wip/fjord:
Design cpu_top, start of the top module:
module cpu_top(
    input wire clk,
    input wire rst_n,
    input wire [31:0] rData,
    input wire [31:0] inst,
    output wire [31:0] pc,
    output wire [31:0] display,
    output wire [31:0] addr,
    output wire [31:0] wData,
    output wire wen,
    output wire [31:0] rdata_19
);
wire [31:0] rdata_19_out;
assign rdata_19 = rdata_19_out;
assign display = inst;
wire [31:0] npc;
wire npc_op;
wire [31:0] pc_4;
wire [2:0] sext_op;
wire [31:0] ext;
wire rf_we;
wire [31:0] regData_1;
wire [31:0] regData_2;
wire [31:0] regData_wb;
wire brun;
wire breq;
wire brlt;
wire bsel;
wire asel;
wire [31:0] alu_a;
wire [31:0] alu_b;
wire [31:0] alu_c;
wire [3:0] alu_op;
wire dram_we;
wire [31:0] dram_rd;
wire [1:0] wbsel;
assign alu_a = (Asel_EX_con==1)?rD1_EX_con:pc_EX_con;
assign alu_b = (Bsel_EX_con==1)?ext_EX_con:rD2_EX_con;
assign regData_wb = (WBsel_MEM_con==0)?pc4_MEM_con:((WBsel_MEM_con==1)?c_MEM_con:dram_rd);
assign addr=c_MEM_con;
assign wData=rD2_MEM_con;
assign wen = Dram_we_MEM_con;
assign dram_rd=rData;
wire [31:0]inst_ID_con;
wire [31:0]pc_ID_con,pc_EX_con;
wire [31:0]pc4_ID_con,pc4_EX_con,pc4_MEM_con;
wire [31:0]rD1_EX_con,rD2_EX_con,rD2_MEM_con;
wire [31:0]ext_EX_con;
wire [4:0]wR_EX_con,wR_MEM_con,wR_WB_con;
wire Asel_EX_con,Bsel_EX_con;
wire [3:0]Alu_op_EX_con;
wire RF_we_EX_con,RF_we_MEM_con,RF_we_WB_con;
  ...
For scale: roughly 230 I/O pins, ~80000 um^2 of cells after synthesis.
export LEC_CHECK = 0
export ABC_AREA = 0
export CAP_MARGIN = 40
export CELL_PAD_IN_SITES_DETAIL_PLACEMENT = 2
export CELL_PAD_IN_SITES_GLOBAL_PLACEMENT = 2
export CORE_MARGIN = 2
export CORE_UTILIZATION = 40
export CTS_CLUSTER_DIAMETER = 27
export GPL_ROUTABILITY_DRIVEN = 0
export GPL_TIMING_DRIVEN = 0
export HOLD_SLACK_MARGIN = -0.05
export MAX_ROUTING_LAYER = met5
export SETUP_SLACK_MARGIN = 2.45
export SLEW_MARGIN = 0
create_clock -name core_clock -period 8.5 [get_ports {clk}]
run.sh (not shown) runs the stock make flow with config.mk's settings and CLKGATE_MAP_FILE=.
No final results exist for wip/fjord, since it was stopped by error GRT-0116 during 5_1_grt.
Changes in wip/violet relative to wip/fjord:
- HOLD_SLACK_MARGIN: -0.05 -> unset
- MIN_ROUTING_LAYER: unset -> met2
- GPL_ROUTABILITY_DRIVEN: 0 -> unset
- CELL_PAD_IN_SITES_GLOBAL_PLACEMENT: 2 -> unset
- SETUP_SLACK_MARGIN: 2.45 -> -0.07
- SLEW_MARGIN: 0 -> 20
- CORE_UTILIZATION: 40 -> 67
- CTS_CLUSTER_DIAMETER: 27 -> unset
- CAP_MARGIN: 40 -> 20
- PLACE_DENSITY: unset -> 0.72
- CELL_PAD_IN_SITES_DETAIL_PLACEMENT: 2 -> unset
- the clock period (ns, I/O delays scaled along): 8.5 -> 7.18
[summary]
Across both runs, worst setup timing slack at the placement stage was lower for wip/violet than for wip/fjord. Number of H-tree levels delta for wip/violet relative to wip/fjord: 1 lower. As the logs show, wip/violet stopped at 5_1_grt after a tool error, so it never reached the end of the flow. Relative to wip/fjord, floorplan utilization has gone up in wip/violet. In wip/violet, the placed standard-cell area came out 5.1% below the value in wip/fjord.
The following lists how wip/yarrow was set up differently from wip/violet:
- ABC_AREA: 0 -> unset
- GPL_TIMING_DRIVEN: 0 -> unset
- PLACE_DENSITY: 0.72 -> 0.38
- MIN_ROUTING_LAYER: met2 -> unset
- CORE_UTILIZATION: 67 -> 30
- MAX_ROUTING_LAYER: met5 -> unset
- SETUP_SLACK_MARGIN: -0.07 -> unset
- the clock period (ns, I/O delays scaled along): 7.18 -> 7.41
[summary]
- wip/yarrow: done, clean on timing, DRC and antenna
- In the tables for wip/yarrow and wip/violet, post-placement setup slack reads higher with wip/yarrow.
- Of wip/yarrow and wip/violet, the higher die outline area belongs to wip/yarrow.
- [compare] base=wip/violet new=wip/yarrow: number of cells in the design after placement shows an increase of about 17%, number of buffers inserted during clock tree synthesis climbed about 24%.
The following lists how wip/pepper was set up differently from wip/yarrow:
- putting CTS_CLUSTER_SIZE at 46 where nothing was set
- swapping 30 for 58 in CORE_UTILIZATION
- putting SETUP_SLACK_MARGIN at -0.29 where nothing was set
- clearing PLACE_DENSITY, which used to be 0.38
- swapping 7.41 for 4.34 in the clock period (ns, I/O delays scaled along)
Notes after the runs:
- wip/pepper did not make it past 5_1_grt, where a tool error ended it.
- The post-cts repair resize count of wip/pepper exceeds that of wip/yarrow by 60.
- Pre-placement core utilization in wip/pepper is 28 points above wip/yarrow.
- Area of placed instances: wip/pepper > wip/yarrow
- Changes observed in wip/pepper relative to wip/yarrow: number of post-CTS setup repair buffers saw an increase; area of the die has decreased.
Modified inputs, wip/umber compared to wip/pepper
- ABC_AREA now 1, previously not set
- CTS_CLUSTER_SIZE no longer set, was 46
- SETUP_SLACK_MARGIN no longer set, was -0.29
- TNS_END_PERCENT now 10, previously not set
- PLACE_DENSITY now 0.38, previously not set
- CORE_UTILIZATION now 51, was 58
- the clock period (ns, I/O delays scaled along) now 4.61, was 4.34
==> comparison <==
In the reports for wip/pepper and wip/umber, the larger average cell area after synthesis belongs to wip/pepper. Against wip/pepper, pre-CTS worst setup slack in wip/umber came out better. Synthesized area (wip/umber vs. wip/pepper) increases by a few percent. wip/umber: complete, dirty (negative setup slack). Between wip/pepper and wip/umber, yosys synthesis chip area is lower for wip/pepper, wip/umber comes in above that.
[inputs] wip/amber vs wip/umber
- clearing TNS_END_PERCENT, which used to be 10
- swapping 51 for 10 in CORE_UTILIZATION
- clearing ABC_AREA, which used to be 1
- swapping 4.61 for 8.51 in the clock period (ns, I/O delays scaled along)
### Flow results
wip/amber completed; timing, DRC and antenna clean
wip/amber vs. wip/umber: minimum clock period shows an increase of 2.07 ns; sequential power shows a reduction of about 45%; area figure in the yosys stat output shows a reduction of 2200 um^2.
[compare] base=wip/umber new=wip/amber: count of antenna diodes in the layout now sits lower; die size rose by 640000 um^2; number of distinct standard cells referenced by the synthesized netlist now larger; via count decreased 19800.
Going from wip/umber to wip/amber, final design instance area without fill moved up, final routed wirelength across all metal layers up 9.6%, number of cells on the worst reg-to-reg path -7.

========
zinc:
Starting RTL as in the previous note.
make LEC_CHECK=0 ABC_AREA=1 CAP_MARGIN=20 CORE_MARGIN=2 CORE_UTILIZATION=66 CTS_CLUSTER_DIAMETER=354 CTS_CLUSTER_SIZE=98 PLACE_DENSITY=0.36 SETUP_SLACK_MARGIN=1.36 SLEW_MARGIN=20 TNS_END_PERCENT=15 finish   # period 4.74 ns
zinc is listed as incomplete: the tool reported an error in 5_1_grt and the run ended there.
Inputs modified between zinc and tundra:
- CTS_CLUSTER_SIZE: 98 -> unset
- CTS_CLUSTER_DIAMETER: 354 -> unset
- SETUP_SLACK_MARGIN: 1.36 -> -0.55
- TNS_END_PERCENT: 15 -> unset
- CORE_UTILIZATION: 66 -> 52
- PLACE_DENSITY: 0.36 -> unset
- the clock period (ns, I/O delays scaled along): 4.74 -> 5.8
Findings:
- What the final checks of tundra revealed, after a flow that finished every stage, was a layout that fails on negative setup slack.
- For site row count, dividing the value from zinc by the value from tundra gives 0.884.
- What tundra reported for global placer's final weighted congestion has to be multiplied by 1.2 to get the figure for zinc.
- In the reports for zinc and tundra, the smaller HPWL after detailed placement belongs to zinc.
- Summary of tundra over zinc: floorplan core area shows an increase of 27%, area of the mapped netlist ~0 delta, post-cts resize count went down, chip footprint saw an increase, initial cell density of the core decreased 14 points.
- zinc -> tundra: async set-reset flop share out of synthesis delta 0, exact match
Here is what was changed in the inputs of willow compared with tundra.
- ABC_AREA no longer set, was 1
- CORE_UTILIZATION now 40, was 52
- PLACE_DENSITY now 0.38, previously not set
- SETUP_SLACK_MARGIN no longer set, was -0.55
- the clock period (ns, I/O delays scaled along) now 5.83, was 5.8
## What came out
Compared with tundra, willow is hungrier on power.
As of willow, average instance area after synthesis had risen by more than a quarter compared to tundra.
Row met2 global-route usage: willow lower / tundra higher
When the final numbers for willow and tundra were put side by side, the iteration tally of the first detailed-router pass turned out to be greater in tundra.
willow had finished all stages when the layout checks came back failing, citing negative setup slack.
Going from tundra to willow, chip area grows by 42,000 µm².
Comparing willow with tundra, the sequential cell area came out essentially unchanged.
Synthesized cell count, willow vs tundra: down by more than a quarter

========
cpu_top again, from the RTL that the note above started with.
make LEC_CHECK=0 ABC_AREA=1 CAP_MARGIN=35 CELL_PAD_IN_SITES_DETAIL_PLACEMENT=0 CORE_ASPECT_RATIO=0.9 CORE_MARGIN=2 CORE_UTILIZATION=72 MAX_ROUTING_LAYER=met5 PLACE_DENSITY=0.36 SETUP_SLACK_MARGIN=2.29 SLEW_MARGIN=20 finish   # period 7.89 ns
The baseline stopped in global routing on GRT-0116.
==> next run, changes <==
Settings changed: CAP_MARGIN 35 to 20, CELL_PAD_IN_SITES_DETAIL_PLACEMENT 0 to unset, CORE_ASPECT_RATIO 0.9 to unset, CORE_UTILIZATION 72 to 52, CTS_CLUSTER_SIZE set to 96, MAX_ROUTING_LAYER met5 to unset, PLACE_DENSITY 0.36 to 0.38, SETUP_SLACK_MARGIN 2.29 to unset.
Clock period 7.89 ns to 4.54 ns, I/O delays scaled along.
Effect: The new run ran to the end with violations: setup timing; die area went up by well over a third; synthesized area does not change; synthesized cell count does not change.
Power is estimated from default activity; no workload was simulated.
